==> flow/run.sh <==
#!/bin/bash
# the make line also repeats each setting of config.mk as NAME=value (left out here)
make -C /OpenROAD-flow-scripts/flow DESIGN_CONFIG=/design/flow/config.mk WORK_HOME=/design/flow/orfs CLKGATE_MAP_FILE= finish
==> flow/constraint.sdc <==
create_clock -name core_clock -period 10.2 [get_ports {clk}]
set_input_delay 2.0400 -clock core_clock [delete_from_list [all_inputs] [get_ports {clk}]]
set_output_delay 2.0400 -clock core_clock [all_outputs]
set_load 0.01 [all_outputs]
==> flow/config.mk <==
export PLATFORM = sky130hd
export DESIGN_NAME = CPU
export DESIGN_NICKNAME = CPU
export VERILOG_FILES = /design/flow/design.v
export SDC_FILE = /design/flow/constraint.sdc
export NUM_CORES = 4
export LEC_CHECK = 0
export ABC_AREA = 1
export CAP_MARGIN = 35
export CELL_PAD_IN_SITES_GLOBAL_PLACEMENT = 0
export CORE_ASPECT_RATIO = 1.42
export CORE_MARGIN = 2
export CORE_UTILIZATION = 70
export CTS_CLUSTER_DIAMETER = 327
export CTS_CLUSTER_SIZE = 50
export GPL_ROUTABILITY_DRIVEN = 0
export GPL_TIMING_DRIVEN = 0
export HOLD_SLACK_MARGIN = -0.03
export MAX_ROUTING_LAYER = met4
export MIN_ROUTING_LAYER = met1
export PLACE_DENSITY_LB_ADDON = 0.29
export SETUP_SLACK_MARGIN = 0.93
export SLEW_MARGIN = 25
export TNS_END_PERCENT = 90
==> flow/design.v <==
module    Prgm_Counter(clk, reset, PCsrc, address, PCreg);
input                 PCsrc, clk, reset;
input         [8 : 0] address;
output    reg [7 : 0] PCreg;
wire          [7 : 0] temp;
assign    temp = PCreg + 1;
always@(posedge clk, negedge reset)
begin
    if (reset == 0) begin
        PCreg = 0;
	end
    else begin
        if (PCsrc == 1)
            PCreg = temp + address;
        else
            PCreg = temp;
    end
end
endmodule
module ALU (ALUselect, ALUin1, ALUin2, ALUout);
    input		[3  : 0]	ALUselect;
    input		[15 : 0]	ALUin1, ALUin2;
    output	reg	[15 : 0]	ALUout;
    always@(*) 
    begin 
		if  (ALUselect == 0 || ALUselect == 5 || ALUselect == 7 || ALUselect == 8)
			ALUout = ALUin1 + ALUin2;
		else if (ALUselect == 1) 
			ALUout = ALUin1 << ALUin2;
		else if  (ALUselect == 2) 
			ALUout = ALUin1 >> ALUin2;
		else if (ALUselect == 3)
			ALUout = ALUin1 | ALUin2;
		else  if (ALUselect == 4)
			ALUout = ALUin1 & ALUin2;
		else if (ALUselect == 6)
			ALUout = ALUin2;
		else
			ALUout = 0;
    end
endmodule
module Control_Unit(clk, reset, inst_in, opCode, dst, src1, src2, shamt, iconst, jconst, regWrite, memWrite, PCsrc, memtoReg, ALUsrc);
input					clk, reset;
input		[15 : 0]	inst_in;
output		[3  : 0]	opCode;
output		[5  : 0]	iconst; 
output		[8  : 0]	jconst;
output		[2  : 0]	dst, src1, src2, shamt;
output	reg				regWrite, memWrite, PCsrc, memtoReg;  
output	reg	[1  : 0]	ALUsrc;  
assign	opCode	=	inst_in	[3  :  0];
assign	dst		=	inst_in	[6  :  4];
assign	src1	=	inst_in	[9  :  7];
assign	src2	=	inst_in	[12 : 10];
assign	shamt	=	inst_in	[15 : 13];
assign	iconst	=	inst_in	[15 : 10];
assign	jconst	=	inst_in	[12 :  4];
always@(*) begin
    if (reset == 0) begin
        regWrite	= 0;
        memWrite	= 0;
        PCsrc		= 0;
        memtoReg	= 0;
		ALUsrc		= 0;
    end  
    else begin  
        if (opCode < 4'b 1000)
            regWrite = 1'b 1;
        else
            regWrite = 1'b 0;
        if (opCode == 4'b 1000)
            memWrite = 1'b 1;
        else
            memWrite = 1'b 0;
        if (opCode == 4'b 1001)
            PCsrc = 1'b 1;
        else
            PCsrc = 1'b 0;
        if (opCode == 4'b 0111)
            memtoReg = 1'b 1;
        else
            memtoReg = 1'b 0;   
		if (opCode == 4'b 0101 || opCode == 4'b 0110 || opCode == 4'b 0111 || opCode == 4'b 1000)
			ALUsrc = 2'b 01;
		else if (opCode == 4'b 0001 || opCode == 4'b 0010)
			ALUsrc = 2'b 10;
		else
			ALUsrc = 2'b 00;
    end  
end
endmodule
module DataPath (clk, reset, ALUselect, dst, src1, src2, shamt, iconst, regWrite, memtoReg, memWrite, ALUsrc, reg0, reg1, reg2, reg3, reg4, reg5, reg6, reg7, dataMemValue0, dataMemValue1, dataMemValue2, dataMemValue3, dataMemValue4, dataMemValue5, dataMemValue6, dataMemValue7, ALUout, ALUin1, ALUin2, regDataIn);
output		[15 : 0]	reg0, reg1, reg2, reg3, reg4, reg5, reg6, reg7, dataMemValue0, dataMemValue1, dataMemValue2, dataMemValue3, dataMemValue4, dataMemValue5, dataMemValue6, dataMemValue7, ALUout, ALUin1;
output reg	[15 : 0]	ALUin2;
output reg	[15 : 0]	regDataIn;
input					clk, reset, regWrite, memtoReg, memWrite;
input		[1  : 0]	ALUsrc;
input		[2  : 0]	dst, src1, src2, shamt;
input  		[3  : 0]	ALUselect;
input		[5  : 0]	iconst;
reg			[127 : 0]	regFile;
reg			[511 : 0]	dataMem;
localparam	[511 : 0]	DMEM_RESET = {
	{19{16'd0}},
	16'b 0100, 16'b 0011, 16'b 0010, 16'b 0001, 16'b 0101,	 
	16'b 0101, 16'b 1100, 16'b 1000, 16'b 0011,				 
	16'b 0110, 16'b 0001, 16'b 0010, 16'b 0100				 
};
wire		[15 : 0]	nextData;
wire		[15 : 0]	memReadData;
wire		[15 : 0]	dstData;
wire					memInRange;
assign ALUin1	=	regFile[16*src1 +: 16];
assign dstData	=	regFile[16*dst +: 16];
ALU		DP1	(ALUselect, ALUin1, ALUin2, ALUout);
assign	  reg0 = regFile[  0 +: 16];
assign	  reg1 = regFile[ 16 +: 16];
assign    reg2 = regFile[ 32 +: 16];
assign    reg3 = regFile[ 48 +: 16];
assign    reg4 = regFile[ 64 +: 16];
assign    reg5 = regFile[ 80 +: 16];
assign    reg6 = regFile[ 96 +: 16];
assign    reg7 = regFile[112 +: 16];
assign	  dataMemValue0  = dataMem[  0 +: 16];
assign	  dataMemValue1  = dataMem[ 16 +: 16];
assign    dataMemValue2  = dataMem[ 32 +: 16];
assign    dataMemValue3  = dataMem[ 48 +: 16];
assign    dataMemValue4  = dataMem[ 64 +: 16];
assign    dataMemValue5  = dataMem[ 80 +: 16];
assign    dataMemValue6  = dataMem[ 96 +: 16];
assign    dataMemValue7  = dataMem[112 +: 16];
assign memInRange	=	(ALUout[15 : 5] == 11'd0);
assign memReadData	=	memInRange ? dataMem[16*ALUout[4 : 0] +: 16] : 16'd0;
assign nextData		=	(memtoReg == 1) ? memReadData : ALUout;
always@(posedge clk, negedge reset)
begin
	if (reset == 0) begin
		regFile	<=	128'd0;
		dataMem	<=	DMEM_RESET;
	end  
	else begin
		if (regWrite == 1)
			regFile[16*dst +: 16]			<=	nextData;
		if (memWrite == 1 && memInRange)
			dataMem[16*ALUout[4 : 0] +: 16]	<=	dstData;
	end  
end  
always@(posedge clk)
begin
	if (reset == 1)
		regDataIn	<=	nextData;
end
always@(*)
begin
	if (ALUsrc == 0)
		ALUin2	=	regFile[16*src2 +: 16];
	else if (ALUsrc == 1)
		ALUin2 = {10'd0, iconst};
	else if (ALUsrc == 2)
		ALUin2 = {13'd0, shamt};
	else
		ALUin2 = 16'd0;
end
endmodule
module	CPU(clk, reset, instr, pc, reg0, reg1, reg2, reg3, reg4, reg5, reg6, reg7, dataMemValue0, dataMemValue1, dataMemValue2, dataMemValue3, dataMemValue4, dataMemValue5, dataMemValue6, dataMemValue7, ALUout, ALUin1, ALUin2, regDataIn);
output	[15 : 0]	reg0, reg1, reg2, reg3, reg4, reg5, reg6, reg7, dataMemValue0, dataMemValue1, dataMemValue2, dataMemValue3, dataMemValue4, dataMemValue5, dataMemValue6, dataMemValue7, ALUout, ALUin1, ALUin2, regDataIn;
input				clk, reset;
input	[15 : 0]	instr;
output	[7  : 0]	pc;
wire	[7  : 0]	prgm_cntr;
wire 				PCsrc, regWrite, memWrite, memtoReg;
wire	[1  : 0]	ALUsrc;
wire 	[3  : 0]	opCode;
wire	[2	: 0]	dst, src1, src2, shamt;
wire	[5  : 0]	iconst;
wire	[8  : 0]	jconst;
assign pc		=	prgm_cntr;
Prgm_Counter	C1	(clk, reset, PCsrc, jconst, prgm_cntr);
Control_Unit	C2	(clk, reset, instr, opCode, dst, src1, src2, shamt, iconst, jconst, regWrite, memWrite, PCsrc, memtoReg, ALUsrc);
DataPath		C3	(clk, reset, opCode, dst, src1, src2, shamt, iconst, regWrite, memtoReg, memWrite, ALUsrc, reg0, reg1, reg2, reg3, reg4, reg5, reg6, reg7, dataMemValue0, dataMemValue1, dataMemValue2, dataMemValue3, dataMemValue4, dataMemValue5, dataMemValue6, dataMemValue7, ALUout, ALUin1, ALUin2, regDataIn);
endmodule
==> job_summary.md, run 1 <==
### Metrics collected by this job

| Metric | Value |
|---|---|
| Dominant kind of combinational cell | `simple AND/OR/NAND/NOR gates` |
| Die H | `293 um` |
| # IOs | `346` |
| Syn nets | `5978` |
| Grt ovf | `268` |
| Cell row count | `106` |
| FP Util | `70.4%` |
| Post-Syn Area | `41200 um^2` |
| Stop err | `[ERROR GRT-0116] Global routing finished with congestion. Check the congestion regions in the DRC Viewer.` |
| Sink Count | `664` |
| Synth warnings | `4` |
| Total track usage | `70.3%` |
| Seq share, synth | `40.6%` |
| Syn Area/Cell | `6.97 um^2` |
| Synth Instances | `5912` |
| Netlist cell types | `58` |
| Synth top cell by count | `nand2_1` |
| Most frequent cells after synthesis | `1441 x nand2_1, 907 x nand3_1, 873 x inv_1, 629 x dfrtp_1, 349 x o21ai_0` |
| CTS max path bufs | `3` |
| # Cells Yosys | `5912` |
| Stage reached | `global routing (5_1_grt)` |
| Ys async rst share | `97.6%` |
| Chip area in the Yosys report | `41200 um^2` |
| Area after DPL | `46000 um^2` |
| Die ar. | `60800 um^2` |
| CTS root buffer | `clkbuf_16` |
| Yosys top cell by area | `dfrtp_1` |
| Top cell area share | `38.2%` |
| Pre-CTS WS | `0.173 ns` |
| Yosys reg bits | `664` |
| # port buffers | `344` |
| Synth Area in Adders | `1.49%` |
| Post-synth mux share | `0%` |
| Core area | `58500 um^2` |
| Hold-fix buffers, CTS | `0` |
| Num CTS Buffers | `17` |
| Synth area leaders | `dfrtp_1 38%, nand2_1 13%, nand3_1 11%` |
| Number of enable flip-flop cells | `16` |
| Primary FF master, synth | `dfrtp_1` |
| Xor+xnor area frac | `0.319%` |
| HPWL Detailed | `137000 um` |
| Status | `stopped before the end` |
| Simple-gate portion of the synthesized area | `29.3%` |
| Die Wd | `208 um` |
| CTS H-tree depth | `1` |
| Yosys aoi share | `13.1%` |
routing by layer:
metal,overflow,GRT usage [%]
met5,-,-
met4,106,69.6
met3,9,48.5
met2,151,89.2
met1,2,68.7
through the flow:
step                      total power, mW  instances
after floorplan                      4.48       5912
after global placement               5.79       7012
after detailed placement             5.86       7031
after CTS                            6.98       7068
timing repair:
action	in CTS
buffers inserted	5
gates resized	22
cloned	2
endpoints found under the setup margin	13
pin swaps	3
==> run 2, diff against run 1 <==
ABC_AREA = unset   (was 1)
CELL_PAD_IN_SITES_GLOBAL_PLACEMENT = unset   (was 0)
CORE_ASPECT_RATIO = 1.15   (was 1.42)
CORE_UTILIZATION = 60   (was 70)
CTS_CLUSTER_SIZE = unset   (was 50)
GPL_ROUTABILITY_DRIVEN = 1   (was 0)
GPL_TIMING_DRIVEN = unset   (was 0)
MIN_ROUTING_LAYER = unset   (was met1)
PLACE_DENSITY_LB_ADDON = 0.02   (was 0.29)
SETUP_SLACK_MARGIN = -0.25   (was 0.93)
SLEW_MARGIN = 40   (was 25)
clock period = 7.13 ns   (was 10.2 ns; I/O delays follow)
==> run 2 against run 1 <==
Effect of this change:
- the layout now fails its checks (setup timing)
- die size up 8.9%
- synthesized cell count fell by 38%
- area after synthesis decreased by 6.5%
==> job_summary.md, run 2 <==
### Metrics collected by this job

| Metric | Value |
|---|---|
| Status | `complete, but fails checks` |
| Violated Checks | `setup timing` |
| Worst setup margin | `-0.223 ns` |
| Simple-gate portion of the synthesized area | `13.0%` |
| CTS tree | `yes` |
| R2R Setup Slk | `0.99 ns` |
| Pwr/cell area | `245 nW/um^2` |
| # IOs | `346` |
| Top cell area share | `40.8%` |
| Delay-heaviest family, CP | `buffers and inverters` |
| Worst Path Arrival | `5.93 ns` |
| Hold WS | `0.494 ns` |
| # Cells Yosys | `3662` |
| P_comb | `3.46 mW` |
| TritonRoute pass-1 iters | `9` |
| HPWL Detailed | `117000 um` |
| Core area | `63500 um^2` |
| Dominant kind of combinational cell | `multiplexers` |
| Number of enable flip-flop cells | `16` |
| Vias per cell | `7.38` |
| Slew HR | `40.8%` |
| Cell Chain, Critical Path | `clkdlybuf4s50_1 > nor2b_1 > buf_4 > buf_4 > a22o_1 > a211oi_2 > inv_1 > ha_1 > and3_1 > a311oi_1 > buf_4 > nor2_1 > o41ai_2 > xnor2_1 > a221oi_1 > o31ai_2 > buf_4 > clkdlybuf4s50_1` |
| Buffers and inverters on the worst path | `7` |
| Synth warnings | `4` |
| Seq share, synth | `43.4%` |
| Routed WL | `177000 um` |
| Yosys top cell by area | `dfrtp_1` |
| Tool warnings | `48` |
| FP Util | `60.6%` |
| Drt drc | `0` |
| Syn nets | `3728` |
| Sw power | `4.14 mW` |
| Area Growth Syn to Fin | `24.0%` |
| Clock skew | `0.0651 ns` |
| Die ar. | `66300 um^2` |
| First-pass GRT wire length | `256000 um` |
| Clk pwr share | `34.3%` |
| Hold wc startpoint | `C3.dataMem[168]$_DFFE_PN0P_` |
| Synth area leaders | `dfrtp_1 41%, mux2_2 8.5%, mux2_1 7.5%` |
| Main power group | `registers` |
| Logic area | `19300 um^2` |
| Seq power | `4.23 mW` |
| Grt ovf | `0` |
| # port buffers | `345` |
| R2R depth | `27` |
| Gate power share | `29.5%` |
| Sink Count | `664` |
| Worst Hold Endpoint | `C3.dataMem[168]$_DFFE_PN0P_` |
| Clock group power | `4.03 mW` |
| Die Wd | `240 um` |
| Syn Area/Cell | `10.5 um^2` |
| Most Frequent Cell on Critical Path | `buf_4` |
| DP Cell Count | `4927` |
| Power Internal | `7.59 mW` |
| Post-Syn Area | `38500 um^2` |
| Max-slew violation count | `0` |
| Die H | `276 um` |
| Layout Nets | `4212` |
| Worst reg2reg endpoint | `C3.regDataIn[7]$_DFFE_PP_` |
| Hold Fails Final Rpt | `0` |
| Initial antenna violation count | `6` |
| Total track usage | `54.9%` |
| Final Util | `75.2%` |
| Chip area in the Yosys report | `38500 um^2` |
| Switching share of power | `35.3%` |
| Clock Pin Slew Worst Setup and Hold Paths | `0.07 ns` |
| CTS H-tree depth | `3` |
| Filler cells | `3759` |
| Final Setup Violations | `11` |
| Crit path kind | `in2out` |
| CTS max path bufs | `3` |
| Maxcap violations | `0` |
| Required time worst endpoint | `5.70 ns` |
| Vias | `37385` |
| CP Capture Point | `ALUout[11]` |
| Pin count of the biggest net entering global routing | `102` |
| Worst stage delay on the critical path | `0.52 ns` |
| Crit end category | `output port` |
| Leak | `22.2 nW` |
| Netlist cell types | `108` |
| Tightest Pin Transition | `0.886 ns` |
| Crit path max fanout | `10` |
| Synth top cell by count | `dfrtp_1` |
| Seq pwr share | `36.1%` |
| Hold depth | `1` |
| Fin crit period | `7.35 ns` |
| Clk latency of the worst-skew pair | `0.67 ns` |
| Max frequency | `0.136 GHz` |
| Critical path's slowest cell | `clkdlybuf4s50_1` |
| Primary FF master, synth | `dfrtp_1` |
| Ys async rst share | `97.6%` |
| WL per Instance | `35.0 um` |
| Seq. cell area | `16700 um^2` |
| Num CTS Buffers | `70` |
| Post-synth mux share | `22.8%` |
| Final ANT Viol Nets | `0` |
| Levels on crit path | `18` |
| Synth Area in Adders | `1.60%` |
| Most frequent cells after synthesis | `629 x dfrtp_1, 591 x nand2_1, 291 x mux2_2, 258 x mux2_1, 175 x buf_4` |
| CTS root buffer | `clkbuf_16` |
| Xor+xnor area frac | `0.659%` |
| Cycle use final | `103%` |
| Cell row count | `99` |
| Initial DRC Count | `6431` |
| CP Launch Point | `instr[11]` |
| Worst r2r src | `C3.regFile[113]$_DFFE_PN0P_` |
| CP Launch Type | `input port` |
| Gpl congestion | `1.02` |
| Synth Instances | `3662` |
| Fin cells | `5069` |
| Peak supply drop | `0.257 mV` |
| Vias in the first global route | `37331` |
| Hold/Removal Path Class | `reg2reg` |
| Yosys reg bits | `664` |
| Yosys aoi share | `11.6%` |
run 2: cell type report:
type / count / share of cell area (%)
Clock inverter: 33 / 1.06
Sequential cell: 664 / 35.0
Timing Repair Buffer: 818 / 16.7
Multi-Input combinational cell: 2528 / 40.4
Clock buffer: 94 / 4.09
Antenna cell: 10 / 0.0524
Tap cell: 858 / 2.25
Inverter: 64 / 0.516
run 2: metrics by stage:
stage | power [mW] | setup TNS (ns) | instance area [um^2] | worst slack, ns
2_1_floorplan | 5.77 | -2.96 | 38500 | -0.154
3_3_place_gp | 7.43 | -21.44 | 45000 | -0.386
3_5_place_dp | 7.50 | -62.35 | 45200 | -0.455
4_1_cts | 11.5 | -1.75 | 47600 | -0.318
5_1_grt | 11.9 | -4.28 | 47800 | -0.307
6_report | 11.7 | -1.21 | 47800 | -0.223
run 2: per-layer routing:
layer / GRT usage, % / vias to the layer above / routed length [um]
met1: 63.1 / 17890 / 58600
li1: - / 14114 / -
met4: 41.4 / 0 / 18600
met5: - / - / 0
met3: 18.4 / 1449 / 24400
met2: 79.6 / 3932 / 75600
run 2: repair_timing:
item,4_1_cts,5_1_grt
setup buffers,0,5
gates resized,1,20
endpoints found under the setup margin,2,12
pin swaps,0,5
hold buffers,0,0
==> run 3, diff against run 2 <==
ABC_AREA = 1   (was unset)
CAP_MARGIN = 20   (was 35)
CORE_ASPECT_RATIO = unset   (was 1.15)
CORE_UTILIZATION = 72   (was 60)
CTS_CLUSTER_DIAMETER = 349   (was 327)
CTS_CLUSTER_SIZE = 100   (was unset)
GPL_ROUTABILITY_DRIVEN = unset   (was 1)
HOLD_SLACK_MARGIN = unset   (was -0.03)
MAX_ROUTING_LAYER = unset   (was met4)
PLACE_DENSITY = 0.4   (was unset)
PLACE_DENSITY_LB_ADDON = unset   (was 0.02)
SETUP_SLACK_MARGIN = 0.85   (was -0.25)
SLEW_MARGIN = 20   (was 40)
TNS_END_PERCENT = 10   (was 90)
clock period = 2.85 ns   (was 7.13 ns; I/O delays follow)
==> run 3 against run 2 <==
Effect of this change:
- the flow now stops in global routing (5_1_grt)
- die size decreased by 11%
- area after synthesis increased by 6.9%
- synthesized cell count increased by 61%
==> job_summary.md, run 3 <==
### Metrics collected by this job

| Metric | Value |
|---|---|
| Status | `stopped before the end` |
| Stage reached | `global routing (5_1_grt)` |
| Stop err | `[ERROR GRT-0116] Global routing finished with congestion. Check the congestion regions in the DRC Viewer.` |
| Die H | `243 um` |
| Seq share, synth | `40.6%` |
| Netlist cell types | `58` |
| Post-synth mux share | `0%` |
| # IOs | `346` |
| Die ar. | `59100 um^2` |
| Synth top cell by count | `nand2_1` |
| CTS max path bufs | `3` |
| Synth area leaders | `dfrtp_1 38%, nand2_1 13%, nand3_1 11%` |
| FP Util | `72.9%` |
| Num CTS Buffers | `10` |
| Yosys top cell by area | `dfrtp_1` |
| Syn Area/Cell | `6.97 um^2` |
| Gpl congestion | `1.10` |
| CTS root buffer | `clkbuf_16` |
| CTS H-tree depth | `1` |
| Post-Syn Area | `41200 um^2` |
| Syn nets | `5978` |
| Pre-CTS WS | `-3.14 ns` |
| Top cell area share | `38.2%` |
| Primary FF master, synth | `dfrtp_1` |
| Cell row count | `87` |
| Total track usage | `81.8%` |
| Core area | `56500 um^2` |
| Synth warnings | `4` |
| Xor+xnor area frac | `0.319%` |
| Chip area in the Yosys report | `41200 um^2` |
| Synth Area in Adders | `1.49%` |
| Ys async rst share | `97.6%` |
| Number of enable flip-flop cells | `16` |
| Grt ovf | `218` |
| Yosys aoi share | `13.1%` |
| # port buffers | `345` |
| # Cells Yosys | `5912` |
| HPWL Detailed | `123000 um` |
| Die Wd | `243 um` |
| Simple-gate portion of the synthesized area | `29.3%` |
| Sink Count | `664` |
| Yosys reg bits | `664` |
| Dominant kind of combinational cell | `simple AND/OR/NAND/NOR gates` |
| Synth Instances | `5912` |
| Most frequent cells after synthesis | `1441 x nand2_1, 907 x nand3_1, 873 x inv_1, 629 x dfrtp_1, 349 x o21ai_0` |
run 3: stage by stage:
| stage | instances | total power [mW] | hold slack, ns | instance area, um^2 |
|---|---|---|---|---|
| floorplan | 5912 | 16.1 | 0.274 | 41400 |
| global placement | 7282 | 22.8 | 0.459 | 50200 |
| detailed placement | 7282 | 23.3 | 0.476 | 50200 |
| CTS | 7386 | 27.7 | 0.0972 | 52800 |
run 3: timing repair:
| item | CTS |
|---|---|
| pin swaps | 102 |
| setup endpoints to repair | 1165 |
| gates cloned | 10 |
| hold buffers | 1 |
| hold endpoints to repair | 30 |
| setup buffers | 77 |
| resized | 484 |
run 3: per-layer routing:
metal / GRT overflow / global-route usage (%)
met3: 10 / 68.3
met5: 3 / 35.9
met4: 110 / 81.3
met2: 92 / 97.1
met1: 3 / 81.8
==> run 4, diff against run 3 <==
ABC_AREA = unset   (was 1)
CELL_PAD_IN_SITES_DETAIL_PLACEMENT = 1   (was unset)
CORE_ASPECT_RATIO = 0.52   (was unset)
CORE_MARGIN = 3   (was 2)
CORE_UTILIZATION = 48   (was 72)
CTS_CLUSTER_DIAMETER = 66   (was 349)
CTS_CLUSTER_SIZE = 11   (was 100)
MAX_ROUTING_LAYER = met5   (was unset)
MIN_ROUTING_LAYER = met2   (was unset)
PLACE_DENSITY = unset   (was 0.4)
PLACE_DENSITY_LB_ADDON = 0.15   (was unset)
SETUP_SLACK_MARGIN = unset   (was 0.85)
SLEW_MARGIN = 40   (was 20)
TNS_END_PERCENT = 30   (was 10)
clock period = 6.23 ns   (was 2.85 ns; I/O delays follow)
==> run 4 against run 3 <==
Effect of this change:
- the run again fails in global routing (5_1_grt)
- die size is 42% higher
- synthesized cell count is 38% lower
- area after synthesis shrank 6.5%
==> job_summary.md, run 4 <==
### Metrics collected by this job

| Metric | Value |
|---|---|
| Post-synth mux share | `22.8%` |
| Yosys aoi share | `11.6%` |
| Synth Area in Adders | `1.60%` |
| HPWL Detailed | `169000 um` |
| Xor+xnor area frac | `0.659%` |
| CTS root buffer | `clkbuf_16` |
| Dominant kind of combinational cell | `multiplexers` |
| Grt ovf | `3836` |
| Seq share, synth | `43.4%` |
| Core area | `79000 um^2` |
| FP Util | `48.8%` |
| Yosys reg bits | `664` |
| Netlist cell types | `108` |
| Primary FF master, synth | `dfrtp_1` |
| DP Cell Count | `5408` |
| Number of enable flip-flop cells | `16` |
| Post-Syn Area | `38500 um^2` |
| Hold-fix buffers, CTS | `0` |
| Ys async rst share | `97.6%` |
| Die ar. | `83900 um^2` |
| Sink Count | `664` |
| Most frequent cells after synthesis | `629 x dfrtp_1, 591 x nand2_1, 291 x mux2_2, 258 x mux2_1, 175 x buf_4` |
| Syn nets | `3728` |
| Synth Instances | `3662` |
| Stage reached | `global routing (5_1_grt)` |
| Top cell area share | `40.8%` |
| # port buffers | `345` |
| Chip area in the Yosys report | `38500 um^2` |
| Total track usage | `101%` |
| Stop err | `[ERROR GRT-0116] Global routing finished with congestion. Check the congestion regions in the DRC Viewer.` |
| Simple-gate portion of the synthesized area | `13.0%` |
| Die H | `210 um` |
| Synth warnings | `4` |
| Synth area leaders | `dfrtp_1 41%, mux2_2 8.5%, mux2_1 7.5%` |
| Die Wd | `399 um` |
| Cell row count | `74` |
| Gpl congestion | `1.22` |
| CTS H-tree depth | `3` |
| CTS max path bufs | `3` |
| # Cells Yosys | `3662` |
| Synth top cell by count | `dfrtp_1` |
| Yosys top cell by area | `dfrtp_1` |
| Status | `stopped before the end` |
| # IOs | `346` |
| Syn Area/Cell | `10.5 um^2` |
| Num CTS Buffers | `71` |
## run 4: layer usage
metal	GRT overflow	track usage [%]
met1	-	-
met2	505	95.6
met3	2584	116
met4	358	83.6
met5	389	111
## run 4: timing repair
item / CTS
cloned: 2
resized: 210
setup buffers: 43
setup endpoints to repair: 672
pin swaps: 45
## run 4: per-stage QoR
step	TNS [ns]	worst slack, ns	hold slack [ns]	area, um^2
2_1_floorplan	-126.16	-0.345	0.457	39000
3_3_place_gp	-754.88	-1.47	0.466	47700
3_5_place_dp	-863.59	-1.53	0.481	47800
4_1_cts	-0.118	-0.0777	0.499	51100
==> run 5, diff against run 4 <==
CELL_PAD_IN_SITES_DETAIL_PLACEMENT = unset   (was 1)
CORE_ASPECT_RATIO = unset   (was 0.52)
CORE_MARGIN = 2   (was 3)
CORE_UTILIZATION = 58   (was 48)
CTS_CLUSTER_DIAMETER = unset   (was 66)
CTS_CLUSTER_SIZE = unset   (was 11)
HOLD_SLACK_MARGIN = 0.29   (was unset)
MAX_ROUTING_LAYER = unset   (was met5)
MIN_ROUTING_LAYER = unset   (was met2)
PLACE_DENSITY_LB_ADDON = unset   (was 0.15)
SETUP_SLACK_MARGIN = 1.16   (was unset)
SLEW_MARGIN = 20   (was 40)
TNS_END_PERCENT = unset   (was 30)
clock period = 4.05 ns   (was 6.23 ns; I/O delays follow)
==> run 5 against run 4 <==
Effect of this change:
- the flow again stops in global routing (5_1_grt)
- synthesized cell count is the same
- die size shrank 18%
- area after synthesis is the same
==> job_summary.md, run 5 <==
### Metrics collected by this job

| Metric | Value |
|---|---|
| Status | `stopped before the end` |
| Stage reached | `global routing (5_1_grt)` |
| Xor+xnor area frac | `0.659%` |
| Die ar. | `68500 um^2` |
| Synth Area in Adders | `1.60%` |
| Chip area in the Yosys report | `38500 um^2` |
| Synth warnings | `4` |
| FP Util | `58.6%` |
| # IOs | `346` |
| Die Wd | `262 um` |
| Number of enable flip-flop cells | `16` |
| Core area | `65700 um^2` |
| CTS max path bufs | `3` |
| Post-Syn Area | `38500 um^2` |
| Dominant kind of combinational cell | `multiplexers` |
| Syn nets | `3728` |
| Most frequent cells after synthesis | `629 x dfrtp_1, 591 x nand2_1, 291 x mux2_2, 258 x mux2_1, 175 x buf_4` |
| Simple-gate portion of the synthesized area | `13.0%` |
| Gpl congestion | `1.10` |
| Seq share, synth | `43.4%` |
| Yosys aoi share | `11.6%` |
| Cell row count | `94` |
| # port buffers | `345` |
| Primary FF master, synth | `dfrtp_1` |
| Num CTS Buffers | `71` |
| Sink Count | `664` |
| Synth area leaders | `dfrtp_1 41%, mux2_2 8.5%, mux2_1 7.5%` |
| Netlist cell types | `108` |
| Ys async rst share | `97.6%` |
| Synth Instances | `3662` |
| Post-synth mux share | `22.8%` |
| Top cell area share | `40.8%` |
| Pre-CTS WS | `-2.53 ns` |
| Die H | `262 um` |
| CTS root buffer | `clkbuf_16` |
| Syn Area/Cell | `10.5 um^2` |
| Yosys top cell by area | `dfrtp_1` |
| Synth top cell by count | `dfrtp_1` |
| Area after DPL | `48100 um^2` |
| # Cells Yosys | `3662` |
| CTS H-tree depth | `3` |
| Yosys reg bits | `664` |
| HPWL Detailed | `120000 um` |
[run 5: what timing repair did]
item	CTS
cloned	15
pin swaps	89
hold buffers	2
buffers inserted	93
setup endpoints to repair	782
gates resized	444
hold endpoints to repair	22
[run 5: through the flow]
step	std cells	total power, mW
4_1_cts	5515	21.6
3_5_place_dp	5276	14.0
3_3_place_gp	5276	13.8
2_1_floorplan	3662	10.2
==> run 6, diff against run 5 <==
ABC_AREA = 1   (was unset)
CAP_MARGIN = 0   (was 20)
CORE_ASPECT_RATIO = 0.5   (was unset)
CORE_UTILIZATION = 69   (was 58)
CTS_CLUSTER_DIAMETER = 358   (was unset)
CTS_CLUSTER_SIZE = 99   (was unset)
HOLD_SLACK_MARGIN = unset   (was 0.29)
PLACE_DENSITY = 0.42   (was unset)
SETUP_SLACK_MARGIN = 0.2   (was 1.16)
TNS_END_PERCENT = 10   (was unset)
clock period = 4.12 ns   (was 4.05 ns; I/O delays follow)
==> run 6 against run 5 <==
Effect of this change:
- the flow again stops in global routing (5_1_grt)
- synthesized cell count grew 61%
- area after synthesis grew 6.9%
- die size shrank 9.8%
==> job_summary.md, run 6 <==
### Metrics collected by this job

| Metric | Value |
|---|---|
| Status | `stopped before the end` |
| Stage reached | `global routing (5_1_grt)` |
| Stop err | `[ERROR GRT-0232] Routing congestion too high. Check the congestion heatmap in the GUI.` |
| # Cells Yosys | `5912` |
| Chip area in the Yosys report | `41200 um^2` |
| Sink Count | `664` |
| Hold-fix buffers, CTS | `0` |
| Cell row count | `63` |
| Yosys aoi share | `13.1%` |
| Yosys top cell by area | `dfrtp_1` |
| HPWL Detailed | `119000 um` |
| Yosys reg bits | `664` |
| Xor+xnor area frac | `0.319%` |
| Die H | `177 um` |
| Syn nets | `5978` |
| Pre-CTS WS | `-2.16 ns` |
| Synth warnings | `4` |
| Synth area leaders | `dfrtp_1 38%, nand2_1 13%, nand3_1 11%` |
| Primary FF master, synth | `dfrtp_1` |
| DP Cell Count | `7261` |
| Grt ovf | `189` |
| CTS H-tree depth | `1` |
| Synth Instances | `5912` |
| Number of enable flip-flop cells | `16` |
| Most frequent cells after synthesis | `1441 x nand2_1, 907 x nand3_1, 873 x inv_1, 629 x dfrtp_1, 349 x o21ai_0` |
| Syn Area/Cell | `6.97 um^2` |
| Die Wd | `350 um` |
| Post-synth mux share | `0%` |
| FP Util | `69.7%` |
| Gpl congestion | `1.12` |
| Num CTS Buffers | `10` |
| Top cell area share | `38.2%` |
| Seq share, synth | `40.6%` |
| Total track usage | `82.9%` |
| # IOs | `346` |
| Core area | `59100 um^2` |
| Synth top cell by count | `nand2_1` |
| CTS max path bufs | `3` |
| Simple-gate portion of the synthesized area | `29.3%` |
| Ys async rst share | `97.6%` |
| CTS root buffer | `clkbuf_16` |
| # port buffers | `345` |
| Synth Area in Adders | `1.49%` |
| Dominant kind of combinational cell | `simple AND/OR/NAND/NOR gates` |
| Post-Syn Area | `41200 um^2` |
| Die ar. | `61800 um^2` |
| Netlist cell types | `58` |
## run 6: metal layers
layer  GRT overflow  global-route usage [%]
met1              4                    83.1
met2             66                    94.9
met3             17                    72.6
met4            102                    80.7
met5              0                    53.9
## run 6: stage by stage
stage	power, mW	cell area (um^2)	hold WS, ns
after floorplan	11.1	41400	0.444
after global placement	15.6	49400	0.461
after detailed placement	15.8	49400	0.464
after CTS	19.0	52300	0.0389
## run 6: what timing repair did
action	CTS
gates resized	518
pin swaps	124
cloned	13
setup endpoints to repair	690
setup buffers	98
==> run 7, diff against run 6 <==
CAP_MARGIN = 35   (was 0)
clock period = 3.95 ns   (was 4.12 ns; I/O delays follow)
==> run 7 against run 6 <==
Effect of this change:
- die size did not move
- synthesized cell count did not move
- the run again fails in global routing (5_1_grt)
- area after synthesis did not move
==> job_summary.md, run 7 <==
### Metrics collected by this job

| Metric | Value |
|---|---|
| Status | `stopped before the end` |
| Stage reached | `global routing (5_1_grt)` |
| Stop err | `[ERROR GRT-0232] Routing congestion too high. Check the congestion heatmap in the GUI.` |
| Die Wd | `350 um` |
| Num CTS Buffers | `10` |
| DP Cell Count | `7233` |
| Yosys reg bits | `664` |
| Netlist cell types | `58` |
| Yosys aoi share | `13.1%` |
| # Cells Yosys | `5912` |
| Most frequent cells after synthesis | `1441 x nand2_1, 907 x nand3_1, 873 x inv_1, 629 x dfrtp_1, 349 x o21ai_0` |
| Area after DPL | `49300 um^2` |
| Post-Syn Area | `41200 um^2` |
| Gpl congestion | `1.18` |
| Cell row count | `63` |
| Xor+xnor area frac | `0.319%` |
| CTS max path bufs | `3` |
| FP Util | `69.7%` |
| Syn Area/Cell | `6.97 um^2` |
| Seq share, synth | `40.6%` |
| Synth top cell by count | `nand2_1` |
| Top cell area share | `38.2%` |
| Yosys top cell by area | `dfrtp_1` |
| Core area | `59100 um^2` |
| HPWL Detailed | `120000 um` |
| Dominant kind of combinational cell | `simple AND/OR/NAND/NOR gates` |
| # IOs | `346` |
| Ys async rst share | `97.6%` |
| CTS root buffer | `clkbuf_16` |
| Total track usage | `81.6%` |
| # port buffers | `345` |
| Die ar. | `61800 um^2` |
| Synth Instances | `5912` |
| Primary FF master, synth | `dfrtp_1` |
| Grt ovf | `20` |
| Syn nets | `5978` |
| Synth warnings | `4` |
| Die H | `177 um` |
| Synth area leaders | `dfrtp_1 38%, nand2_1 13%, nand3_1 11%` |
| Simple-gate portion of the synthesized area | `29.3%` |
| Synth Area in Adders | `1.49%` |
| Chip area in the Yosys report | `41200 um^2` |
| Number of enable flip-flop cells | `16` |
| Post-synth mux share | `0%` |
| Sink Count | `664` |
| CTS H-tree depth | `1` |
==> run 7: layer usage <==
layer | overflow | global-route usage (%)
met4 | 11 | 77.0
met5 | 1 | 56.8
met2 | 5 | 92.8
met3 | 2 | 74.1
met1 | 1 | 81.0
==> run 7: stage by stage <==
| stage | setup TNS, ns | worst slack, ns |
|---|---|---|
| 2_1_floorplan | -817.43 | -1.48 |
| 3_3_place_gp | -1330.23 | -2.08 |
| 3_5_place_dp | -1420.32 | -2.26 |
| 4_1_cts | -388.12 | -0.823 |
==> run 7: repair_timing <==
action / in CTS
endpoints found under the hold margin: 0
buffers inserted: 101
setup endpoints to repair: 763
pin swaps: 129
resized: 613
gates cloned: 33
hold buffers: 0
==> run 8, diff against run 7 <==
ABC_AREA = unset   (was 1)
CAP_MARGIN = 20   (was 35)
CORE_ASPECT_RATIO = unset   (was 0.5)
CORE_UTILIZATION = 68   (was 69)
CTS_CLUSTER_DIAMETER = unset   (was 358)
CTS_CLUSTER_SIZE = 46   (was 99)
PLACE_DENSITY = unset   (was 0.42)
SETUP_SLACK_MARGIN = -0.37   (was 0.2)
TNS_END_PERCENT = unset   (was 10)
clock period = 5.42 ns   (was 3.95 ns; I/O delays follow)
==> run 8 against run 7 <==
Effect of this change:
- the flow again stops in global routing (5_1_grt)
- die size shrank 5.2%
- synthesized cell count decreased by 38%
- area after synthesis shrank 6.5%
==> job_summary.md, run 8 <==
### Metrics collected by this job

| Metric | Value |
|---|---|
| Die ar. | `58600 um^2` |
| Cell row count | `87` |
| Synth area leaders | `dfrtp_1 41%, mux2_2 8.5%, mux2_1 7.5%` |
| Xor+xnor area frac | `0.659%` |
| Die Wd | `242 um` |
| Yosys aoi share | `11.6%` |
| Die H | `242 um` |
| CTS max path bufs | `3` |
| Synth Area in Adders | `1.60%` |
| Post-synth mux share | `22.8%` |
| Yosys reg bits | `664` |
| Number of enable flip-flop cells | `16` |
| Stage reached | `global routing (5_1_grt)` |
| Core area | `56200 um^2` |
| Post-Syn Area | `38500 um^2` |
| HPWL Detailed | `117000 um` |
| FP Util | `68.6%` |
| Primary FF master, synth | `dfrtp_1` |
| CTS H-tree depth | `3` |
| Chip area in the Yosys report | `38500 um^2` |
| Sink Count | `664` |
| Syn nets | `3728` |
| Most frequent cells after synthesis | `629 x dfrtp_1, 591 x nand2_1, 291 x mux2_2, 258 x mux2_1, 175 x buf_4` |
| Synth Instances | `3662` |
| CTS root buffer | `clkbuf_16` |
| # Cells Yosys | `3662` |
| Hold-fix buffers, CTS | `0` |
| Synth warnings | `4` |
| Simple-gate portion of the synthesized area | `13.0%` |
| Status | `stopped before the end` |
| Ys async rst share | `97.6%` |
| Gpl congestion | `1.14` |
| Top cell area share | `40.8%` |
| Total track usage | `81.2%` |
| Syn Area/Cell | `10.5 um^2` |
| # port buffers | `345` |
| Dominant kind of combinational cell | `multiplexers` |
| Stop err | `[ERROR GRT-0116] Global routing finished with congestion. Check the congestion regions in the DRC Viewer.` |
| Netlist cell types | `108` |
| Synth top cell by count | `dfrtp_1` |
| # IOs | `346` |
| Seq share, synth | `43.4%` |
| Grt ovf | `5` |
| Num CTS Buffers | `70` |
| Yosys top cell by area | `dfrtp_1` |
| Area after DPL | `46500 um^2` |
## run 8: stage by stage
| step | power, mW | std cells | worst slack, ns |
|---|---|---|---|
| global placement | 9.94 | 4980 | -1.51 |
| CTS | 15.3 | 5151 | -0.572 |
| floorplan | 7.62 | 3662 | -0.992 |
| detailed placement | 10.1 | 4980 | -1.65 |
## run 8: timing repair
action                                  in CTS
cloned                                      14
pin swaps                                   48
setup buffers                               69
resized                                    208
endpoints found under the setup margin     672
endpoints found under the hold margin        0
## run 8: per-layer routing
| metal | GRT overflow | global-route usage (%) |
|---|---|---|
| met2 | 0 | 93.1 |
| met3 | 1 | 70.5 |
| met1 | 0 | 82.1 |
| met4 | 4 | 79.1 |
| met5 | 0 | 44.4 |
==> run 9, diff against run 8 <==
ABC_AREA = 1   (was unset)
CORE_UTILIZATION = 65   (was 68)
CTS_CLUSTER_SIZE = 93   (was 46)
SETUP_SLACK_MARGIN = 0.2   (was -0.37)
clock period = 2.36 ns   (was 5.42 ns; I/O delays follow)
==> run 9 against run 8 <==
Effect of this change:
- the flow again stops in global routing (5_1_grt)
- die size increased by 12%
- synthesized cell count is 61% higher
- area after synthesis up 6.9%
==> job_summary.md, run 9 <==
### Metrics collected by this job

| Metric | Value |
|---|---|
| Top cell area share | `38.2%` |
| Cell row count | `92` |
| Syn Area/Cell | `6.97 um^2` |
| Yosys top cell by area | `dfrtp_1` |
| Chip area in the Yosys report | `41200 um^2` |
| Gpl congestion | `1.02` |
| Yosys aoi share | `13.1%` |
| Dominant kind of combinational cell | `simple AND/OR/NAND/NOR gates` |
| CTS root buffer | `clkbuf_16` |
| Synth area leaders | `dfrtp_1 38%, nand2_1 13%, nand3_1 11%` |
| Post-Syn Area | `41200 um^2` |
| Num CTS Buffers | `73` |
| Sink Count | `664` |
| # IOs | `346` |
| Synth top cell by count | `nand2_1` |
| Primary FF master, synth | `dfrtp_1` |
| Die Wd | `256 um` |
| Simple-gate portion of the synthesized area | `29.3%` |
| Yosys reg bits | `664` |
| Number of enable flip-flop cells | `16` |
| Synth warnings | `4` |
| # Cells Yosys | `5912` |
| Netlist cell types | `58` |
| Die ar. | `65400 um^2` |
| CTS H-tree depth | `3` |
| HPWL Detailed | `117000 um` |
| DP Cell Count | `7401` |
| Die H | `256 um` |
| Stop err | `[ERROR GRT-0232] Routing congestion too high. Check the congestion heatmap in the GUI.` |
| Status | `stopped before the end` |
| Ys async rst share | `97.6%` |
| Total track usage | `89.8%` |
| Xor+xnor area frac | `0.319%` |
| Syn nets | `5978` |
| Stage reached | `global routing (5_1_grt)` |
| CTS max path bufs | `3` |
| Most frequent cells after synthesis | `1441 x nand2_1, 907 x nand3_1, 873 x inv_1, 629 x dfrtp_1, 349 x o21ai_0` |
| Pre-CTS WS | `-3.71 ns` |
| Synth Instances | `5912` |
| FP Util | `65.5%` |
| Grt ovf | `586` |
| Seq share, synth | `40.6%` |
| # port buffers | `345` |
| Core area | `62900 um^2` |
| Post-synth mux share | `0%` |
| Synth Area in Adders | `1.49%` |
run 9: per-stage QoR:
stage / hold slack (ns) / util [%] / instance area, um^2
CTS: 0.0180 / 87.8 / 55200
detailed placement: 0.465 / 80.5 / 50600
global placement: 0.458 / 80.5 / 50600
floorplan: 0.176 / - / 41700
run 9: per-layer routing:
| layer | GRT usage, % | overflow |
|---|---|---|
| met5 | 64.3 | 7 |
| met4 | 89.8 | 195 |
| met2 | 99.6 | 283 |
| met1 | 88.4 | 43 |
| met3 | 82.5 | 58 |
run 9: timing repair:
action / 4_1_cts
hold buffers: 2
gates resized: 440
hold endpoints to repair: 7
endpoints found under the setup margin: 892
pin swaps: 95
gates cloned: 9
buffers inserted: 62
==> run 10, diff against run 9 <==
ABC_AREA = unset   (was 1)
CAP_MARGIN = 35   (was 20)
CORE_ASPECT_RATIO = 1.02   (was unset)
CORE_UTILIZATION = 60   (was 65)
CTS_CLUSTER_DIAMETER = 327   (was unset)
CTS_CLUSTER_SIZE = unset   (was 93)
GPL_ROUTABILITY_DRIVEN = 1   (was unset)
HOLD_SLACK_MARGIN = -0.03   (was unset)
MAX_ROUTING_LAYER = met4   (was unset)
PLACE_DENSITY = 0.53   (was unset)
SETUP_SLACK_MARGIN = 0.89   (was 0.2)
SLEW_MARGIN = 40   (was 20)
TNS_END_PERCENT = 90   (was unset)
clock period = 4.67 ns   (was 2.36 ns; I/O delays follow)
==> run 10 against run 9 <==
Effect of this change:
- the run again fails in global routing (5_1_grt)
- area after synthesis shrank 6.5%
- die size grew 1.3%
- synthesized cell count shrank 38%
==> job_summary.md, run 10 <==
### Metrics collected by this job

| Metric | Value |
|---|---|
| Netlist cell types | `108` |
| Grt ovf | `502` |
| # port buffers | `345` |
| Die Wd | `255 um` |
| Num CTS Buffers | `71` |
| Post-synth mux share | `22.8%` |
| Yosys reg bits | `664` |
| Xor+xnor area frac | `0.659%` |
| # IOs | `346` |
| Sink Count | `664` |
| Number of enable flip-flop cells | `16` |
| Syn Area/Cell | `10.5 um^2` |
| CTS max path bufs | `3` |
| # Cells Yosys | `3662` |
| Syn nets | `3728` |
| Yosys aoi share | `11.6%` |
| Status | `stopped before the end` |
| Cell row count | `93` |
| Stop err | `[ERROR GRT-0232] Routing congestion too high. Check the congestion heatmap in the GUI.` |
| FP Util | `60.9%` |
| Dominant kind of combinational cell | `multiplexers` |
| Synth warnings | `4` |
| Seq share, synth | `43.4%` |
| Synth Area in Adders | `1.60%` |
| Area after DPL | `47700 um^2` |
| Synth Instances | `3662` |
| Synth top cell by count | `dfrtp_1` |
| Gpl congestion | `1.10` |
| CTS H-tree depth | `3` |
| Die H | `260 um` |
| Synth area leaders | `dfrtp_1 41%, mux2_2 8.5%, mux2_1 7.5%` |
| Simple-gate portion of the synthesized area | `13.0%` |
| Stage reached | `global routing (5_1_grt)` |
| Yosys top cell by area | `dfrtp_1` |
| Core area | `63300 um^2` |
| Die ar. | `66300 um^2` |
| DP Cell Count | `5229` |
| Pre-CTS WS | `-2.39 ns` |
| Top cell area share | `40.8%` |
| CTS root buffer | `clkbuf_16` |
| Chip area in the Yosys report | `38500 um^2` |
| Ys async rst share | `97.6%` |
| Most frequent cells after synthesis | `629 x dfrtp_1, 591 x nand2_1, 291 x mux2_2, 258 x mux2_1, 175 x buf_4` |
| Total track usage | `88.9%` |
| Post-Syn Area | `38500 um^2` |
| Primary FF master, synth | `dfrtp_1` |
| HPWL Detailed | `124000 um` |
## run 10: through the flow
stage	util (%)	total power, mW
2_1_floorplan	-	8.85
3_3_place_gp	75.2	11.9
3_5_place_dp	75.3	12.0
4_1_cts	88.2	19.3
## run 10: routing by layer
metal | GRT overflow | global-route usage [%]
met4 | 155 | 85.7
met3 | 88 | 80.0
met1 | 42 | 90.0
met2 | 217 | 95.9
met5 | - | -
## run 10: repair_timing
| item | CTS |
|---|---|
| cloned | 31 |
| hold endpoints to repair | 0 |
| pin swaps | 216 |
| hold buffers | 0 |
| setup endpoints to repair | 702 |
| resized | 940 |
| buffers inserted | 176 |
==> run 11, diff against run 10 <==
CAP_MARGIN = 20   (was 35)
CORE_ASPECT_RATIO = unset   (was 1.02)
CORE_UTILIZATION = 58   (was 60)
CTS_CLUSTER_DIAMETER = unset   (was 327)
CTS_CLUSTER_SIZE = 55   (was unset)
GPL_ROUTABILITY_DRIVEN = unset   (was 1)
HOLD_SLACK_MARGIN = unset   (was -0.03)
MAX_ROUTING_LAYER = unset   (was met4)
PLACE_DENSITY = unset   (was 0.53)
SETUP_SLACK_MARGIN = -0.39   (was 0.89)
SLEW_MARGIN = 20   (was 40)
TNS_END_PERCENT = 20   (was 90)
clock period = 3.8 ns   (was 4.67 ns; I/O delays follow)
==> run 11 against run 10 <==
Effect of this change:
- the flow again stops in global routing (5_1_grt)
- die size increased by 3.4%
- area after synthesis unchanged
- synthesized cell count stayed put
==> job_summary.md, run 11 <==
### Metrics collected by this job

| Metric | Value |
|---|---|
| Chip area in the Yosys report | `38500 um^2` |
| Dominant kind of combinational cell | `multiplexers` |
| DP Cell Count | `5292` |
| Most frequent cells after synthesis | `629 x dfrtp_1, 591 x nand2_1, 291 x mux2_2, 258 x mux2_1, 175 x buf_4` |
| Gpl congestion | `1.06` |
| Yosys reg bits | `664` |
| Core area | `65700 um^2` |
| # IOs | `346` |
| Stage reached | `global routing (5_1_grt)` |
| Cell row count | `94` |
| Yosys aoi share | `11.6%` |
| Simple-gate portion of the synthesized area | `13.0%` |
| CTS H-tree depth | `3` |
| # port buffers | `345` |
| Status | `stopped before the end` |
| FP Util | `58.6%` |
| Synth warnings | `4` |
| Num CTS Buffers | `73` |
| Hold-fix buffers, CTS | `0` |
| Synth Area in Adders | `1.60%` |
| HPWL Detailed | `128000 um` |
| Seq share, synth | `43.4%` |
| Syn Area/Cell | `10.5 um^2` |
| Top cell area share | `40.8%` |
| # Cells Yosys | `3662` |
| Sink Count | `664` |
| Die ar. | `68500 um^2` |
| Number of enable flip-flop cells | `16` |
| Die Wd | `262 um` |
| Primary FF master, synth | `dfrtp_1` |
| Netlist cell types | `108` |
| CTS root buffer | `clkbuf_16` |
| Post-Syn Area | `38500 um^2` |
| Synth Instances | `3662` |
| Post-synth mux share | `22.8%` |
| Synth top cell by count | `dfrtp_1` |
| Synth area leaders | `dfrtp_1 41%, mux2_2 8.5%, mux2_1 7.5%` |
| Die H | `262 um` |
| Pre-CTS WS | `-3.11 ns` |
| CTS max path bufs | `3` |
| Ys async rst share | `97.6%` |
| Xor+xnor area frac | `0.659%` |
| Syn nets | `3728` |
| Yosys top cell by area | `dfrtp_1` |
==> run 11: what timing repair did <==
action	4_1_cts
gates cloned	8
pin swaps	59
gates resized	364
setup buffers	57
setup endpoints to repair	679
==> run 11: metrics by stage <==
stage	utilization [%]	power, mW	setup TNS, ns	area, um^2	hold WS (ns)
after floorplan	-	10.9	-1402.85	38900	0.457
after global placement	72.9	14.7	-1965.07	47900	0.466
after detailed placement	72.9	14.9	-1971.77	47900	0.475
after CTS	79.3	22.7	-942.54	52100	0.432
==> run 12, diff against run 11 <==
CTS_CLUSTER_SIZE = unset   (was 55)
SETUP_SLACK_MARGIN = 1.03   (was -0.39)
TNS_END_PERCENT = unset   (was 20)
clock period = 4.0 ns   (was 3.8 ns; I/O delays follow)
==> run 12 against run 11 <==
Effect of this change:
- the run again fails in global routing (5_1_grt)
- area after synthesis unchanged
- die size unchanged
- synthesized cell count stayed put
==> job_summary.md, run 12 <==
### Metrics collected by this job

| Metric | Value |
|---|---|
| DP Cell Count | `5275` |
| Chip area in the Yosys report | `38500 um^2` |
| Die H | `262 um` |
| Syn Area/Cell | `10.5 um^2` |
| CTS root buffer | `clkbuf_16` |
| Number of enable flip-flop cells | `16` |
| Top cell area share | `40.8%` |
| Yosys aoi share | `11.6%` |
| Primary FF master, synth | `dfrtp_1` |
| # port buffers | `345` |
| Netlist cell types | `108` |
| Core area | `65700 um^2` |
| # IOs | `346` |
| Grt ovf | `72` |
| Total track usage | `78.8%` |
| Yosys top cell by area | `dfrtp_1` |
| Simple-gate portion of the synthesized area | `13.0%` |
| Die ar. | `68500 um^2` |
| CTS max path bufs | `3` |
| Synth top cell by count | `dfrtp_1` |
| Stop err | `[ERROR GRT-0232] Routing congestion too high. Check the congestion heatmap in the GUI.` |
| CTS H-tree depth | `3` |
| FP Util | `58.6%` |
| Synth Instances | `3662` |
| HPWL Detailed | `127000 um` |
| Post-synth mux share | `22.8%` |
| Area after DPL | `48000 um^2` |
| Synth area leaders | `dfrtp_1 41%, mux2_2 8.5%, mux2_1 7.5%` |
| Xor+xnor area frac | `0.659%` |
| Most frequent cells after synthesis | `629 x dfrtp_1, 591 x nand2_1, 291 x mux2_2, 258 x mux2_1, 175 x buf_4` |
| Stage reached | `global routing (5_1_grt)` |
| Status | `stopped before the end` |
| Num CTS Buffers | `72` |
| Dominant kind of combinational cell | `multiplexers` |
| Yosys reg bits | `664` |
| Post-Syn Area | `38500 um^2` |
| Gpl congestion | `1.06` |
| Cell row count | `94` |
| Synth Area in Adders | `1.60%` |
| Syn nets | `3728` |
| Sink Count | `664` |
| Ys async rst share | `97.6%` |
| Die Wd | `262 um` |
| Seq share, synth | `43.4%` |
| # Cells Yosys | `3662` |
| Synth warnings | `4` |
[run 12: repair_timing]
action / 4_1_cts
buffers inserted: 68
pin swaps: 79
cloned: 16
resized: 453
hold buffers: 0
endpoints found under the setup margin: 784
[run 12: metrics by stage]
step	setup WS [ns]	setup TNS [ns]	total power, mW
3_3_place_gp	-2.76	-1762.94	14.0
2_1_floorplan	-2.13	-1294.18	10.3
3_5_place_dp	-2.76	-1779.24	14.2
4_1_cts	-1.53	-922.17	21.8
[run 12: routing by layer]
layer	GRT overflow	track usage (%)
met1	2	81.7
met2	25	90.2
met3	4	67.8
met4	40	71.9
met5	1	50.8
==> run 13, diff against run 12 <==
ABC_AREA = 1   (was unset)
CORE_UTILIZATION = 63   (was 58)
CTS_CLUSTER_SIZE = 100   (was unset)
SETUP_SLACK_MARGIN = 0.2   (was 1.03)
clock period = 2.96 ns   (was 4.0 ns; I/O delays follow)
==> run 13 against run 12 <==
Effect of this change:
- the run again fails in global routing (5_1_grt)
- area after synthesis rose by 6.9%
- synthesized cell count rose by 61%
- die size fell by 1.6%
==> job_summary.md, run 13 <==
### Metrics collected by this job

| Metric | Value |
|---|---|
| Gpl congestion | `1.06` |
| Stop err | `[ERROR GRT-0232] Routing congestion too high. Check the congestion heatmap in the GUI.` |
| Num CTS Buffers | `73` |
| Hold-fix buffers, CTS | `0` |
| Yosys top cell by area | `dfrtp_1` |
| Synth warnings | `4` |
| Netlist cell types | `58` |
| FP Util | `63.8%` |
| Synth area leaders | `dfrtp_1 38%, nand2_1 13%, nand3_1 11%` |
| Total track usage | `86.1%` |
| CTS max path bufs | `3` |
| Top cell area share | `38.2%` |
| Ys async rst share | `97.6%` |
| Post-Syn Area | `41200 um^2` |
| Syn nets | `5978` |
| Seq share, synth | `40.6%` |
| Grt ovf | `319` |
| # Cells Yosys | `5912` |
| Dominant kind of combinational cell | `simple AND/OR/NAND/NOR gates` |
| Die ar. | `67500 um^2` |
| Synth top cell by count | `nand2_1` |
| CTS H-tree depth | `3` |
| Most frequent cells after synthesis | `1441 x nand2_1, 907 x nand3_1, 873 x inv_1, 629 x dfrtp_1, 349 x o21ai_0` |
| Syn Area/Cell | `6.97 um^2` |
| Cell row count | `93` |
| Die H | `260 um` |
| # IOs | `346` |
| Chip area in the Yosys report | `41200 um^2` |
| Core area | `64600 um^2` |
| Stage reached | `global routing (5_1_grt)` |
| Sink Count | `664` |
| Synth Area in Adders | `1.49%` |
| Synth Instances | `5912` |
| Primary FF master, synth | `dfrtp_1` |
| Post-synth mux share | `0%` |
| Die Wd | `260 um` |
| Status | `stopped before the end` |
| Yosys aoi share | `13.1%` |
| Xor+xnor area frac | `0.319%` |
| CTS root buffer | `clkbuf_16` |
| Simple-gate portion of the synthesized area | `29.3%` |
| HPWL Detailed | `120000 um` |
| # port buffers | `345` |
| Yosys reg bits | `664` |
| Number of enable flip-flop cells | `16` |
-- run 13: what timing repair did --
item / CTS
gates cloned: 15
setup endpoints to repair: 705
buffers inserted: 82
pin swaps: 99
gates resized: 540
-- run 13: per-stage QoR --
stage          cells  worst slack, ns  util, %  instance area (um^2)  hold WS, ns
2_1_floorplan   5912            -2.27        -                 41700        0.296
4_1_cts         7628            -1.61     85.9                 55500       0.0336
3_5_place_dp    7396            -2.92     78.4                 50600        0.468
3_3_place_gp    7396            -2.72     78.4                 50600        0.460
-- run 13: per-layer routing --
metal | overflow | GRT usage [%]
met1 | 32 | 85.2
met2 | 121 | 97.2
met3 | 36 | 78.0
met4 | 121 | 83.8
met5 | 9 | 57.4
==> run 14, diff against run 13 <==
ABC_AREA = unset   (was 1)
CAP_MARGIN = 35   (was 20)
CORE_ASPECT_RATIO = 0.61   (was unset)
CORE_UTILIZATION = 60   (was 63)
CTS_CLUSTER_DIAMETER = 327   (was unset)
CTS_CLUSTER_SIZE = unset   (was 100)
GPL_ROUTABILITY_DRIVEN = 1   (was unset)
HOLD_SLACK_MARGIN = -0.03   (was unset)
MAX_ROUTING_LAYER = met4   (was unset)
PLACE_DENSITY = 0.53   (was unset)
SETUP_SLACK_MARGIN = 0.89   (was 0.2)
SLEW_MARGIN = 40   (was 20)
TNS_END_PERCENT = 65   (was unset)
clock period = 4.58 ns   (was 2.96 ns; I/O delays follow)
==> run 14 against run 13 <==
Effect of this change:
- the run again fails in global routing (5_1_grt)
- die size fell by 1.7%
- synthesized cell count down 38%
- area after synthesis down 6.5%
==> job_summary.md, run 14 <==
### Metrics collected by this job

| Metric | Value |
|---|---|
| Ys async rst share | `97.6%` |
| Num CTS Buffers | `60` |
| Synth Area in Adders | `1.60%` |
| Post-Syn Area | `38500 um^2` |
| Yosys aoi share | `11.6%` |
| # IOs | `346` |
| Synth top cell by count | `dfrtp_1` |
| Seq share, synth | `43.4%` |
| Most frequent cells after synthesis | `629 x dfrtp_1, 591 x nand2_1, 291 x mux2_2, 258 x mux2_1, 175 x buf_4` |
| # port buffers | `345` |
| CTS root buffer | `clkbuf_16` |
| Core area | `63400 um^2` |
| Yosys reg bits | `664` |
| # Cells Yosys | `3662` |
| CTS H-tree depth | `2` |
| Top cell area share | `40.8%` |
| Synth area leaders | `dfrtp_1 41%, mux2_2 8.5%, mux2_1 7.5%` |
| Stop err | `[ERROR GRT-0232] Routing congestion too high. Check the congestion heatmap in the GUI.` |
| Total track usage | `81.9%` |
| Netlist cell types | `108` |
| Grt ovf | `256` |
| Syn nets | `3728` |
| Sink Count | `664` |
| Gpl congestion | `1.10` |
| Number of enable flip-flop cells | `16` |
| Post-synth mux share | `22.8%` |
| Die ar. | `66300 um^2` |
| FP Util | `60.8%` |
| Die H | `202 um` |
| Stage reached | `global routing (5_1_grt)` |
| Pre-CTS WS | `-3.02 ns` |
| CTS max path bufs | `3` |
| Syn Area/Cell | `10.5 um^2` |
| Status | `stopped before the end` |
| Dominant kind of combinational cell | `multiplexers` |
| HPWL Detailed | `126000 um` |
| Xor+xnor area frac | `0.659%` |
| Die Wd | `328 um` |
| Chip area in the Yosys report | `38500 um^2` |
| Synth warnings | `4` |
| Primary FF master, synth | `dfrtp_1` |
| Yosys top cell by area | `dfrtp_1` |
| Simple-gate portion of the synthesized area | `13.0%` |
| Cell row count | `72` |
| Synth Instances | `3662` |
| Hold-fix buffers, CTS | `0` |
run 14: layer usage:
metal | global-route usage [%] | overflow
met1 | 85.7 | 36
met2 | 91.8 | 100
met3 | 71.9 | 57
met4 | 67.5 | 63
met5 | - | -
run 14: repair_timing:
action / 4_1_cts
cloned: 14
pin swaps: 72
buffers inserted: 72
resized: 391
endpoints found under the setup margin: 704
run 14: per-stage QoR:
step / hold slack [ns] / cell area (um^2) / cells
after detailed placement: 0.474 / 48300 / 5287
after floorplan: 0.457 / 39300 / 3662
after CTS: 0.169 / 52900 / 5484
after global placement: 0.466 / 48300 / 5287
==> run 15, diff against run 14 <==
ABC_AREA = 1   (was unset)
CAP_MARGIN = 20   (was 35)
CORE_ASPECT_RATIO = 1.57   (was 0.61)
CORE_UTILIZATION = 40   (was 60)
CTS_CLUSTER_DIAMETER = unset   (was 327)
GPL_ROUTABILITY_DRIVEN = unset   (was 1)
HOLD_SLACK_MARGIN = unset   (was -0.03)
PLACE_DENSITY = unset   (was 0.53)
SETUP_SLACK_MARGIN = unset   (was 0.89)
SLEW_MARGIN = 20   (was 40)
TNS_END_PERCENT = unset   (was 65)
clock period = 7.0 ns   (was 4.58 ns; I/O delays follow)
==> run 15 against run 14 <==
Effect of this change:
- the run now finishes clean
- die size rose by 59%
- area after synthesis rose by 6.9%
- synthesized cell count rose by 61%
==> job_summary.md, run 15 <==
### Metrics collected by this job

| Metric | Value |
|---|---|
| DP Cell Count | `7448` |
| Cycle use final | `97.5%` |
| Delay-heaviest family, CP | `buffers and inverters` |
| Die H | `406 um` |
| P_comb | `4.51 mW` |
| Synth Area in Adders | `1.49%` |
| Vias | `41140` |
| Number of enable flip-flop cells | `16` |
| Post-synth mux share | `0%` |
| Worst stage delay on the critical path | `0.59 ns` |
| Yosys reg bits | `664` |
| CTS root buffer | `clkbuf_16` |
| Initial antenna violation count | `3` |
| Clock Pin Slew Worst Setup and Hold Paths | `0.07 ns` |
| Yosys aoi share | `13.1%` |
| Filler cells | `10472` |
| Worst Hold Endpoint | `C3.dataMem[194]$_DFFE_PN1P_` |
| Hold WS | `0.480 ns` |
| Ys async rst share | `97.6%` |
| Crit path kind | `in2out` |
| Worst r2r src | `C3.regFile[16]$_DFFE_PN0P_` |
| CP Capture Point | `ALUout[7]` |
| Area Growth Syn to Fin | `20.9%` |
| Yosys top cell by area | `dfrtp_1` |
| Seq share, synth | `40.6%` |
| Met3 routed WL | `12500 um` |
| Clk latency of the worst-skew pair | `0.69 ns` |
| Total track usage | `36.2%` |
| Maxcap violations | `0` |
| # Cells Yosys | `5912` |
| TritonRoute pass-1 iters | `7` |
| Cell row count | `147` |
| Gate power share | `34.6%` |
| Drt drc | `0` |
| Levels on crit path | `23` |
| Final Setup Violations | `0` |
| # port buffers | `345` |
| Syn Area/Cell | `6.97 um^2` |
| Synth warnings | `4` |
| CTS H-tree depth | `3` |
| Num CTS Buffers | `72` |
| Clock skew | `0.0371 ns` |
| Met1 Routed Length | `69700 um` |
| Vias per cell | `5.43` |
| Die ar. | `106000 um^2` |
| Hold-fix buffers, CTS | `0` |
| Hold/Removal Path Class | `reg2reg` |
| Hold Fails Final Rpt | `0` |
| Pwr/cell area | `262 nW/um^2` |
| Layout Nets | `6251` |
| # IOs | `346` |
| Max-slew violation count | `0` |
| Power Total | `13.0 mW` |
| Main power group | `combinational logic` |
| Hold depth | `2` |
| WL per Instance | `24.6 um` |
| Synth top cell by count | `nand2_1` |
| Slew HR | `24.9%` |
| Leak | `24.2 nW` |
| Critical path's slowest cell | `clkdlybuf4s50_1` |
| Top cell area share | `38.2%` |
| CP Launch Type | `input port` |
| Seq power | `4.46 mW` |
| R2R depth | `35` |
| Core area | `102000 um^2` |
| Cell Chain, Critical Path | `clkdlybuf4s50_1 > clkinv_1 > buf_4 > buf_6 > buf_6 > nand2_1 > nand2_1 > buf_12 > nor2_2 > nor2_1 > nand2_1 > nor2_4 > buf_12 > nand3_1 > nand2_1 > buf_4 > nand3_1 > a21oi_1 > o22ai_1 > nand3_1 > nor2_1 > inv_1 > clkdlybuf4s50_1` |
| Simple-gate portion of the synthesized area | `29.3%` |
| Power Internal | `7.93 mW` |
| Sink Count | `664` |
| Grt ovf | `0` |
| Fin crit period | `6.83 ns` |
| Final ANT Viol Nets | `0` |
| Status | `finished clean` |
| Die Wd | `260 um` |
| Clk pwr share | `31.2%` |
| Vias in the first global route | `39441` |
| DR WL met2 | `87400 um` |
| HPWL Detailed | `137000 um` |
| Syn nets | `5978` |
| Seq pwr share | `34.2%` |
| Dominant kind of combinational cell | `simple AND/OR/NAND/NOR gates` |
| Netlist cell types | `58` |
| Most frequent cells after synthesis | `1441 x nand2_1, 907 x nand3_1, 873 x inv_1, 629 x dfrtp_1, 349 x o21ai_0` |
| CTS max path bufs | `3` |
| Gpl congestion | `1.04` |
| Synth Instances | `5912` |
| Fin cells | `7583` |
| Switching share of power | `39.2%` |
| Pin count of the biggest net entering global routing | `149` |
| Peak supply drop | `0.215 mV` |
| Buffers and inverters on the worst path | `10` |
| Worst Path Arrival | `5.43 ns` |
| Primary FF master, synth | `dfrtp_1` |
| CP Launch Point | `instr[12]` |
| Synth area leaders | `dfrtp_1 38%, nand2_1 13%, nand3_1 11%` |
| Hold wc startpoint | `C3.dataMem[194]$_DFFE_PN1P_` |
| Routed WL | `186000 um` |
| Required time worst endpoint | `5.60 ns` |
| Top Layer Used | `met4` |
| CTS tree | `yes` |
| Crit end category | `output port` |
| R2R Setup Slk | `1.63 ns` |
| Chip area in the Yosys report | `41200 um^2` |
| RSZ-0062 raised after global routing | `no` |
| FP Util | `40.3%` |
| Post-Syn Area | `41200 um^2` |
| Tool warnings | `45` |
| Most Frequent Cell on Critical Path | `nand2_1` |
| Sw power | `5.10 mW` |
| Max frequency | `0.146 GHz` |
| First-pass GRT wire length | `270000 um` |
| Crit path max fanout | `21` |
| Xor+xnor area frac | `0.319%` |
| Worst reg2reg endpoint | `C3.dataMem[266]$_DFFE_PN0P_` |
| Clock group power | `4.06 mW` |
| Initial DRC Count | `3962` |
| Tightest Pin Transition | `1.12 ns` |
[run 15: metal layers]
metal | vias up | track usage [%]
met4 | 0 | 27.2
li1 | 19198 | -
met1 | 19559 | 41.3
met2 | 1904 | 57.9
met5 | - | -
met3 | 479 | 4.83
[run 15: area by class of cell]
type,count,area (um^2),share of cell area (%)
Multi-Input combinational cell,3815,18400,36.8
Sequential cell,664,16700,33.6
Timing Repair Buffer,713,7160,14.4
Inverter,919,3460,6.94
Clock buffer,105,2090,4.19
Tap cell,1341,1680,3.37
Clock inverter,25,358,0.718
Antenna cell,1,2.50,0.00502
[run 15: repair_timing]
item                       CTS  global route
gates resized               14            15
pin swaps                    2             3
setup buffers                2             2
setup endpoints to repair    6            11
[run 15: stage by stage]
step	setup slack [ns]	utilization [%]	TNS [ns]	instance area (um^2)
floorplan	0.681	-	0	41200
global placement	-0.543	46.2	-34.21	47300
detailed placement	-0.518	46.2	-32.63	47300
CTS	0.0191	48.7	0	49800
global route	0.0275	48.7	0	49800
finish	0.173	48.7	0	49800
Power figures rest on the tool's default switching activity, not on a simulated workload.
